==> run C: inputs <==
Design CPU, start of the top module:
module CPU(result,pc_value,r0_value,rf_we,instr,rst, clk);
input clk;
input rst;
input [15:0] instr;
output [15:0] result;
output [15:0] pc_value;
output [15:0] r0_value;
output rf_we;
wire [15:0] r0;
wire [15:0]out_ireg;
wire [3:0]out_idec_to_addrRdest;
wire [3:0]out_idec_to_addrRsrc;
wire [2:0]out_idec_to_alu_select;
wire [3:0]out_immHigh_idec;
wire out_wr_en_idec;
wire out_arith_mux_select0_idec;
wire out_arith_mux_select1_idec;
wire [15:0]out_arith_mux_to_alu_input;
wire [15:0] out_rfRsrc_to_arith_mux;
wire [15:0] out_imm_sign_extended_to_arith_mux;
wire [15:0] out_imm_zero_extended_to_arith_mux;
wire [15:0]out_rfRdest_to_alu;
wire [15:0] out_alu_to_mux;
wire C,V,N,Z;
wire [15:0] out_muxload;
wire select_mux_load;
wire select_mux_mov;
wire [15:0] out_left_shifted_to_muxload_in;
wire [15:0] out_ram_to_muxload_in;
wire ram_en;
wire [15:0]out_pc;
assign pc_value = out_pc;
assign r0_value = r0;
assign rf_we = out_wr_en_idec;
wire [2:0]select_mux_which_load;
wire [15:0] out_mov_mux;
wire [15:0] out_mux_to_rf;
assign result = out_mux_to_rf;
wire [15:0] out_shifter_to_select_mux_which_load;
wire [15:0] out_mux_to_shifter_in;
wire select_which_to_shift;
wire branch;
wire jump;
wire [15:0] bj_value;
wire select_br_or_jump;
wire [15:0] out_psr;
wire [15:0]input_psr;
assign input_psr[0] = C;
assign input_psr[1] = V;
assign input_psr[2] = N;
assign input_psr[3] = Z;
assign input_psr[15:4] = 12'b0;
inde dec(ram_en, select_br_or_jump, branch, jump, select_which_to_shift, select_mux_mov, select_mux_load,select_mux_which_load,out_immHigh_idec,out_idec_to_addrRdest, out_idec_to_addrRsrc, out_idec_to_alu_select, out_wr_en_idec,out_arith_mux_select1_idec, out_arith_mux_select0_idec, out_ireg, out_psr[3:0]);
  ...
Settings: LEC_CHECK=0, CAP_MARGIN=20, CORE_MARGIN=2, CORE_UTILIZATION=29, CTS_CLUSTER_SIZE=45, MAX_ROUTING_LAYER=met5, MIN_ROUTING_LAYER=met1, PLACE_DENSITY_LB_ADDON=0.13, SLEW_MARGIN=15; clock period 8.39 ns.
run.sh (not shown) runs the stock make flow with config.mk's settings and CLKGATE_MAP_FILE=.
==> run X (differences from run C) <==
- ABC_AREA: unset -> 0
- CAP_MARGIN: 20 -> 5
- CELL_PAD_IN_SITES_DETAIL_PLACEMENT: unset -> 2
- CELL_PAD_IN_SITES_GLOBAL_PLACEMENT: unset -> 2
- CORE_ASPECT_RATIO: unset -> 0.5
- CORE_MARGIN: 2 -> 7
- CORE_UTILIZATION: 29 -> 23
- CTS_CLUSTER_DIAMETER: unset -> 91
- CTS_CLUSTER_SIZE: 45 -> unset
- GPL_ROUTABILITY_DRIVEN: unset -> 1
- GPL_TIMING_DRIVEN: unset -> 0
- HOLD_SLACK_MARGIN: unset -> 0.01
- MAX_ROUTING_LAYER: met5 -> unset
- MIN_ROUTING_LAYER: met1 -> unset
- PLACE_DENSITY: unset -> 0.86
- PLACE_DENSITY_LB_ADDON: 0.13 -> unset
- SETUP_SLACK_MARGIN: unset -> -0.94
- SLEW_MARGIN: 15 -> 40
- TNS_END_PERCENT: unset -> 80
==> flow/constraint.sdc (replaced) <==
create_clock -name core_clock -period 15.2 [get_ports {clk}]
set_input_delay 3.0400 -clock core_clock [delete_from_list [all_inputs] [get_ports {clk}]]
set_output_delay 3.0400 -clock core_clock [all_outputs]
set_load 0.01 [all_outputs]
==> run A (differences from run C) <==
- ABC_AREA: unset -> 0
- CAP_MARGIN: 20 -> 5
- CELL_PAD_IN_SITES_DETAIL_PLACEMENT: unset -> 0
- CELL_PAD_IN_SITES_GLOBAL_PLACEMENT: unset -> 0
- CORE_ASPECT_RATIO: unset -> 1.19
- CORE_UTILIZATION: 29 -> 61
- CTS_CLUSTER_DIAMETER: unset -> 378
- CTS_CLUSTER_SIZE: 45 -> 48
- GPL_ROUTABILITY_DRIVEN: unset -> 1
- HOLD_SLACK_MARGIN: unset -> 0.01
- MAX_ROUTING_LAYER: met5 -> met4
- MIN_ROUTING_LAYER: met1 -> unset
- PLACE_DENSITY_LB_ADDON: 0.13 -> 0.01
- SETUP_SLACK_MARGIN: unset -> 1.52
- SLEW_MARGIN: 15 -> 40
- TNS_END_PERCENT: unset -> 35
==> flow/constraint.sdc (replaced) <==
create_clock -name core_clock -period 5.22 [get_ports {clk}]
set_input_delay 1.0440 -clock core_clock [delete_from_list [all_inputs] [get_ports {clk}]]
set_output_delay 1.0440 -clock core_clock [all_outputs]
set_load 0.01 [all_outputs]
==> results <==
Run X produced a clean layout. Run A aborted during global routing, error GRT-0116. Run C went through all stages and came out clean.
Against run C, the clock-buffer cell count of run X is lower by 10.
Synthesized area is the same in run C and run A.
In run C the clock skew is higher than in run X, by 0.0048 ns.
First-iteration DRC count: run X is higher than run C (25%).
==> figures <==
metric                                                                      run C                    run X           run A
Placed cell area                                                      0.0347 mm^2              0.0356 mm^2     0.0371 mm^2
Worst Skew                                                              0.0577 ns                0.0529 ns               -
Standard cell core area                                                0.109 mm^2               0.137 mm^2     0.0516 mm^2
H-tree depth                                                                    3                        2               1
Well-Tap Cells                                                              1,414                    1,862               -
Result of the run                                         complete, no violations  complete, no violations  did not finish
Failing step                                                                    -                        -  global routing
Share of the final layout cell area in multi-input gates                    42.0%                    42.0%               -
Number of setup violations in the final report                                  0                        0               -
Clock-cell share of area                                                    6.22%                    5.16%               -
Worst r2r dst                                                    pc.new_count[15]    reg_file16.mem[11][9]               -
